==> inputs of job 3261 <==
==> flow/design.v (excerpt) <==
module top (
    input  logic        clk,
    input  logic        reset,
    input  logic [31:0] instr,
    output logic [31:0] result
);
    logic is_set_height;
    logic is_set_weight;
    logic is_calc_bmi;
    logic is_calc_bmr;
    logic [31:25] gender_age;
    logic [31:20] imm;  
    logic [24:20] rs2;    
    logic [19:15] rs1;   
    logic [11:7] rd;  
    logic [31:0] height_out;
    logic [31:0] weight_out;
    logic [31:0] alu_result;
    logic [4:0]  user_index;
    instruction_decoder u_decoder(.instr(instr),
        .is_set_height(is_set_height),
        .is_set_weight(is_set_weight),
        .is_calc_bmi(is_calc_bmi),
        .is_calc_bmr(is_calc_bmr),
        .funct7(gender_age),  
        .imm(imm),  
        .rs2(rs2),    
        .rs1(rs1),   
        .rd(rd)  
        );
    logic [31:0] imm_extended;
    assign imm_extended = {{20{imm[31]}}, imm};  
    assign user_index = (is_set_height | is_set_weight) ? rd : rs1;
    memory user_memory(.clk(clk),
        .reset(reset),
        .we_height(is_set_height),
        .we_weight(is_set_weight),
        .user_index(user_index),
        .data_in(imm_extended),
        .height_out(height_out),
        .weight_out(weight_out));
    alu health_alu (
        .is_calc_bmi(is_calc_bmi),
        .is_calc_bmr(is_calc_bmr),
        .height(height_out),
        .weight(weight_out),
        .funct7(gender_age),
        .result(alu_result)
    );
    always @(posedge clk or posedge reset) begin
        if (reset)
            result <= 32'd0;
        else
            result <= alu_result;
    end
endmodule
clock: 191.0 ns
lec_check: 0
cap_margin: 20
core_margin: 2
core_utilization: 68
cts_cluster_diameter: 221
hold_slack_margin: -0.09
setup_slack_margin: 5.0
slew_margin: 20
run.sh (not shown) runs the stock make flow with config.mk's settings and CLKGATE_MAP_FILE=.
==> job 7134: changes against job 3261 <==
ABC_AREA = 0   (was not set)
CELL_PAD_IN_SITES_DETAIL_PLACEMENT = 1   (was not set)
CORE_UTILIZATION = 40   (was 68)
CTS_CLUSTER_DIAMETER = not set   (was 221)
GPL_ROUTABILITY_DRIVEN = 0   (was not set)
GPL_TIMING_DRIVEN = 0   (was not set)
HOLD_SLACK_MARGIN = 0.2   (was -0.09)
MIN_ROUTING_LAYER = met2   (was not set)
==> flow/constraint.sdc (replaced) <==
create_clock -name core_clock -period 250.0 [get_ports {clk}]
set_input_delay 50.0000 -clock core_clock [delete_from_list [all_inputs] [get_ports {clk}]]
set_output_delay 50.0000 -clock core_clock [all_outputs]
set_load 0.01 [all_outputs]
==> job 534: changes against job 3261 <==
CORE_UTILIZATION = 71   (was 68)
CTS_CLUSTER_DIAMETER = not set   (was 221)
SETUP_SLACK_MARGIN = not set   (was 5.0)
==> flow/constraint.sdc (replaced) <==
create_clock -name core_clock -period 193.0 [get_ports {clk}]
set_input_delay 38.6000 -clock core_clock [delete_from_list [all_inputs] [get_ports {clk}]]
set_output_delay 38.6000 -clock core_clock [all_outputs]
set_load 0.01 [all_outputs]
==> comparison table <==
item                                                                           job 7134         job 534        job 3261
Status                                                                   did not finish  did not finish  did not finish
Failing step                                                                    5_1_grt         4_1_cts         5_1_grt
Core Area                                                                   276000 um^2     155700 um^2     162400 um^2
Detailed Place HPWL                                                            351.3 mm        375.0 mm        337.8 mm
Number of buffers added to fix hold violations after cts                              0               -               0
Number of sinks driven by the clock tree                                            800               -             800
Post-placement cell area                                                    117900 um^2     141700 um^2     138100 um^2
Post-Place Cells                                                                  16880           18430           17990
Core utilization before placement                                                40.17%          71.23%          68.28%
Adder and majority cell fraction of the synthesized area                         19.12%          19.12%          19.12%
# Cells Yosys                                                                     13050           13050           13050
H-tree level count                                                                    3               -               3
IO buf count                                                                         53              65              65
TritonCTS Buffers                                                                    83               -              78
Weighted congestion reported at the end of routability-driven placement               -           1.216           1.138
Pre-CTS setup slack                                                           -32830 ps        -9225 ps        -6515 ps
Buffers inserted by post-CTS timing repair                                           69               -             321
Async set-or-reset flop fraction in the synthesized netlist                      100.0%          100.0%          100.0%
Root buffer selected by CTS                                                   clkbuf_16               -       clkbuf_16
Horizontal die dimension                                                       530.5 um        399.2 um        407.8 um
Top cell type by instance count after synthesis                                 a21oi_1         a21oi_1         a21oi_1
Overall chip area                                                           281400 um^2     159400 um^2     166300 um^2
DIE HEIGHT                                                                     530.5 um        399.2 um        407.8 um
Std cell rows                                                                       193             145             148
Buffers from clock root to sink, at most                                              3               -               3
Mapped cell area                                                            110900 um^2     110900 um^2     110900 um^2
Post-CTS resize count                                                               638               -             355
